==> flow/design.v (excerpt) <==
module Convolution2D(clk, rst, en_conv2d, base_result_addr, pix_base_addr, kernel_base_addr,
							in_pix, completed, pix_done, addrA, addrB, out_pix, kernel_weight
							);
For scale: roughly 170 flip-flops, ~18000 um^2 of cells after synthesis.
Settings: LEC_CHECK=0, CAP_MARGIN=20, CELL_PAD_IN_SITES_GLOBAL_PLACEMENT=0, CORE_ASPECT_RATIO=0.5, CORE_MARGIN=7, CORE_UTILIZATION=66, CTS_CLUSTER_DIAMETER=154, CTS_CLUSTER_SIZE=100, HOLD_SLACK_MARGIN=0.26, PLACE_DENSITY=0.95, SETUP_SLACK_MARGIN=-0.54, SLEW_MARGIN=20, TNS_END_PERCENT=30; clock period 10.0 ns.
run.sh (not shown) runs the stock make flow with config.mk's settings and CLKGATE_MAP_FILE=.
The first run produced a clean layout.
Rerun with:
Settings changed: CELL_PAD_IN_SITES_GLOBAL_PLACEMENT 0 to not set, CORE_ASPECT_RATIO 0.5 to not set, CORE_MARGIN 7 to 2, CORE_UTILIZATION 66 to 40, CTS_CLUSTER_DIAMETER 154 to not set, CTS_CLUSTER_SIZE 100 to not set, HOLD_SLACK_MARGIN 0.26 to not set, PLACE_DENSITY 0.95 to not set, PLACE_DENSITY_LB_ADDON set to 0.26, SETUP_SLACK_MARGIN -0.54 to not set, SLEW_MARGIN 20 to 5, TNS_END_PERCENT 30 to not set.
Effect: The changed run produced a clean layout; sequential share of layout area went down by 0.36 points; utilization went down by 30 points; routed wire length shrinks by about 10%; via count decreases by about 8%.
Rerun with:
Settings changed: ABC_AREA set to 1, CAP_MARGIN 20 to 10, CELL_PAD_IN_SITES_DETAIL_PLACEMENT set to 1, GPL_TIMING_DRIVEN set to 0, HOLD_SLACK_MARGIN set to 0.03, PLACE_DENSITY_LB_ADDON 0.26 to 0.09, SLEW_MARGIN 5 to 25.
Effect:
- clock-buffer cell count goes up by 5
- die area goes up by 7.9%
- register-to-register slack improved by 0.24 ns
- worst hold slack gets worse by 0.0084 ns
- via count climbs by about 23%
- synthesized cell count rose by 27%
- final cell count increases by 22%
Rerun with:
Settings changed: ABC_AREA 1 to not set, CAP_MARGIN 10 to 20, CELL_PAD_IN_SITES_DETAIL_PLACEMENT 1 to not set, CELL_PAD_IN_SITES_GLOBAL_PLACEMENT set to 0, CTS_CLUSTER_DIAMETER set to 154, CTS_CLUSTER_SIZE set to 100, GPL_TIMING_DRIVEN 0 to not set, HOLD_SLACK_MARGIN 0.03 to -0.08, PLACE_DENSITY_LB_ADDON 0.09 to not set, SLEW_MARGIN 25 to 20.
=> Final area falls by 6.4%. Utilization increases by 0.46 points.
Rerun with:
Settings changed: CORE_ASPECT_RATIO set to 0.5, CORE_UTILIZATION 40 to 66, HOLD_SLACK_MARGIN -0.08 to 0.26.
Core utilization rose by 30 points.
First-iteration DRC count rose by about 60%.
Wire length fell by 5.1%.
Area after synthesis stays the same.
Maximum frequency fell by 1.5%.
Clock skew hardly moves.
Rerun with:
Settings changed: CELL_PAD_IN_SITES_GLOBAL_PLACEMENT 0 to not set, CORE_ASPECT_RATIO 0.5 to not set, CORE_UTILIZATION 66 to 46, CTS_CLUSTER_DIAMETER 154 to 149, CTS_CLUSTER_SIZE 100 to 98, HOLD_SLACK_MARGIN 0.26 to not set, PLACE_DENSITY_LB_ADDON set to 0.2, TNS_END_PERCENT set to 30.
Sequential share of layout area went down by 0.13 points.
Global-route usage shrinks by 8.0 points.
Flip-flop count stays the same.
Worst setup slack improves by 0.074 ns.
Routed wire length grows by 5.0%.
Design area increases by 0.70%.
Via count goes down by 1.3%.
Die area grows by 42%.
Utilization is lower by 23 points.

========
## build 79
The RTL this note starts from:
==> flow/design.v <==
`timescale 1ns / 1ps
module calculator(rst, clk, en, kernel_weights, in_pix, ack, out_pix, done, write);
	input rst, clk, en, ack;
	input signed [15:0]kernel_weights, in_pix;
	output reg done;
	output reg signed [31:0]out_pix;
	reg signed [31:0]temp;
	reg [4:0]counter;
	output write;
	parameter kernel_size = 3;
	assign write = (counter == (kernel_size*kernel_size)+1);
	always @ (posedge clk) begin
		done <= 0;
		if (rst || en == 0) begin
			counter <= 0;
			temp <= 0;
		end
		else begin
			if (counter < (kernel_size*kernel_size)+2)
				counter <= counter + 1;
			if (counter >= 1 && counter <= (kernel_size*kernel_size))
				temp <= temp + (kernel_weights * in_pix);
			if (counter == (kernel_size*kernel_size)+1) begin
				out_pix <= temp;
				done <= 1;
			end
		end
	end
endmodule
`timescale 1ns / 1ps
module ctrl(clk, en, write, result_addr, base_addrA, base_addrB, addrA, addrB);
	input clk, en, write;
	output reg [13:0]addrA;
	output reg [13:0]addrB;
	input [13:0]base_addrA;
	input [13:0]result_addr;
	input [13:0]base_addrB;
	parameter img_width = 48, kernel_size = 3;
	reg [4:0]count;
	reg [2:0]i;
	always @ (posedge clk)begin
		if(en)begin
			addrA <= addrA + 1;
			addrB <= addrB + 1;
			count <= count + 1;
			if (count >= kernel_size-1) begin
				i <= i+1;
				addrA <= base_addrA + (i+1)*img_width;
				count <= 0;
			end
			if (write)begin
				addrA <= result_addr;
			end
		end
		else begin
			addrA <= base_addrA;
			addrB <= base_addrB;
			count <= 0;
			i <= 0;
		end
	end
endmodule
`timescale 1ns / 1ps
module pixelpointprocessor(rst, en, clk, ack, result_addr, base_addrA, base_addrB, in_pix, kernel_weight, done, addrA, addrB, out_pix);
	input rst, en;
	input clk, ack;
	input [13:0]base_addrA;
	input [13:0]base_addrB;
	input [13:0]result_addr;
	parameter img_width = 48, kernel_size = 3;
	output [13:0] addrA;
	output [13:0] addrB;
	output signed [31:0] out_pix;
	output done;
	wire write;
	input signed [15:0]in_pix, kernel_weight;
	ctrl #(img_width, kernel_size) C1(clk, en, write, result_addr, base_addrA, base_addrB, addrA, addrB);
	calculator #(kernel_size) calc1(rst, clk, en, kernel_weight, in_pix, ack, out_pix, done, write);
endmodule
`timescale 1ns / 1ps
module ctrl_conv2D(rst, en_conv2d, clk, done, base_result_addr, pix_base_addr, kernel_base_addr, pix_addr, kernel_addr, en, ack, result_addr, completed);
	input rst, en_conv2d, clk, done;
	input [13:0]kernel_base_addr;
	input [13:0]pix_base_addr, base_result_addr;
	output reg [13:0]result_addr;
	output reg [13:0]pix_addr;
	output reg [13:0]kernel_addr;
	parameter img_width = 48, kernel_size = 3;
	localparam out_width = img_width - kernel_size + 1;
	output reg en, completed;
	reg busy;
	reg [6:0]col;
	reg [6:0]row;
	output reg ack;
	always @ (posedge clk)begin
		ack <= 0;
		completed <= 0;
		if (rst) begin
			busy <= 0;
			en <= 0;
			pix_addr <= 0;
			kernel_addr <= 0;
			result_addr <= 0;
		end
		else if (!busy) begin
			if (en_conv2d) begin
				busy <= 1;
				pix_addr <= pix_base_addr;
				kernel_addr <= kernel_base_addr;
				result_addr <= base_result_addr;
				col <= 0;
				row <= 0;
			end
		end
		else if (done) begin
			ack <= 1;
			en <= 0;
			result_addr <= result_addr + 1;
			if (col < out_width-1) begin
				col <= col + 1;
				pix_addr <= pix_addr + 1;
			end
			else begin
				col <= 0;
				row <= row + 1;
				pix_addr <= pix_addr + kernel_size;
			end
			if (col == out_width-1 && row == out_width-1) begin
				busy <= 0;
				completed <= 1;
			end
		end
		else if (!en) begin
			en <= 1;
		end
	end
endmodule
`timescale 1ns / 1ps
module Convolution2D(clk, rst, en_conv2d, base_result_addr, pix_base_addr, kernel_base_addr,
							in_pix, completed, pix_done, addrA, addrB, out_pix, kernel_weight
							);
	input signed[15:0]in_pix, kernel_weight;
	input clk, rst, en_conv2d;
	input [13:0]kernel_base_addr;
	input [13:0]pix_base_addr;
	input [13:0]base_result_addr;
	parameter img_width = 48, kernel_size = 3;
	output completed, pix_done;
	output signed[31:0] out_pix;
	output [13:0]addrA, addrB;
	wire en, ack;
	wire [13:0]pix_addr;
	wire [13:0]kernel_addr;
	wire [13:0]result_addr;
	ctrl_conv2D #(img_width, kernel_size) C2(rst, en_conv2d, clk, pix_done, base_result_addr, pix_base_addr, kernel_base_addr, pix_addr, kernel_addr, en, ack, result_addr, completed);	
	pixelpointprocessor #(img_width, kernel_size) P1(rst, en, clk, ack, result_addr, pix_addr, kernel_addr, in_pix, kernel_weight, pix_done, addrA, addrB, out_pix);
endmodule
Settings: LEC_CHECK=0, CAP_MARGIN=20, CORE_MARGIN=2, CORE_UTILIZATION=70, CTS_CLUSTER_SIZE=37, SETUP_SLACK_MARGIN=-0.37, SLEW_MARGIN=20, TNS_END_PERCENT=5; clock period 4.81 ns.
Complete run, failing final checks: build 79, reason setup timing.
Setup changes, build 79 to build 24
# build 79
export LEC_CHECK = 0
export CAP_MARGIN = 20
export CORE_MARGIN = 2
export CORE_UTILIZATION = 70
export CTS_CLUSTER_SIZE = 37
export SETUP_SLACK_MARGIN = -0.37
export SLEW_MARGIN = 20
export TNS_END_PERCENT = 5
create_clock -name core_clock -period 4.81 [get_ports {clk}]
# build 24
export LEC_CHECK = 0
export CAP_MARGIN = 20
export CORE_MARGIN = 2
export CORE_UTILIZATION = 70
export CTS_CLUSTER_SIZE = 37
export SLEW_MARGIN = 20
create_clock -name core_clock -period 6.54 [get_ports {clk}]
Findings:
Re detailed-routed wire length on met3: build 79 was lower than build 24.
Although it ran to completion, build 24 produced a layout that fails the final checks because of setup timing.
Per the comparison of build 24 with build 79, maximum fanout along the worst path moved down; slack of the critical path moved up; non-clock buffer count moved up; initial antenna violation count moved up; clock skew moved up.
The final reports for build 24 and build 79 show proportion of cell area occupied by registers lower in the former.
Compared to build 79, the router laid down more metal wire for build 24.
> inputs changed (build 24 -> build 93)
# build 24
export LEC_CHECK = 0
export CAP_MARGIN = 20
export CORE_MARGIN = 2
export CORE_UTILIZATION = 70
export CTS_CLUSTER_SIZE = 37
export SLEW_MARGIN = 20
create_clock -name core_clock -period 6.54 [get_ports {clk}]
# build 93
export LEC_CHECK = 0
export CAP_MARGIN = 20
export CORE_MARGIN = 2
export CORE_UTILIZATION = 70
export CTS_CLUSTER_DIAMETER = 28
export CTS_CLUSTER_SIZE = 37
export SETUP_SLACK_MARGIN = 1.42
export SLEW_MARGIN = 20
create_clock -name core_clock -period 4.77 [get_ports {clk}]
### Flow results
- Build 93: GRT-0232 in 5_1_grt -> run aborted
- In build 93, the post-detailed-placement half-perimeter wirelength came out 1.4 mm above the value in build 24.
- Number of buffers created by CTS came out exactly the same in build 93 and build 24.
- Summary of build 93 over build 24: count of placed standard cells including taps grew by 0.64%; total placed instance area climbed about 1.7%; worst setup slack after placement saw a decrease; count of mapped cells out of synthesis level; post-CTS setup repair buffer count up 32.
- Post-synthesis share of cell area spent on and-or and or-and gates: build 93 vs build 24 identical
- | post-cts resize count | lower: build 24 |
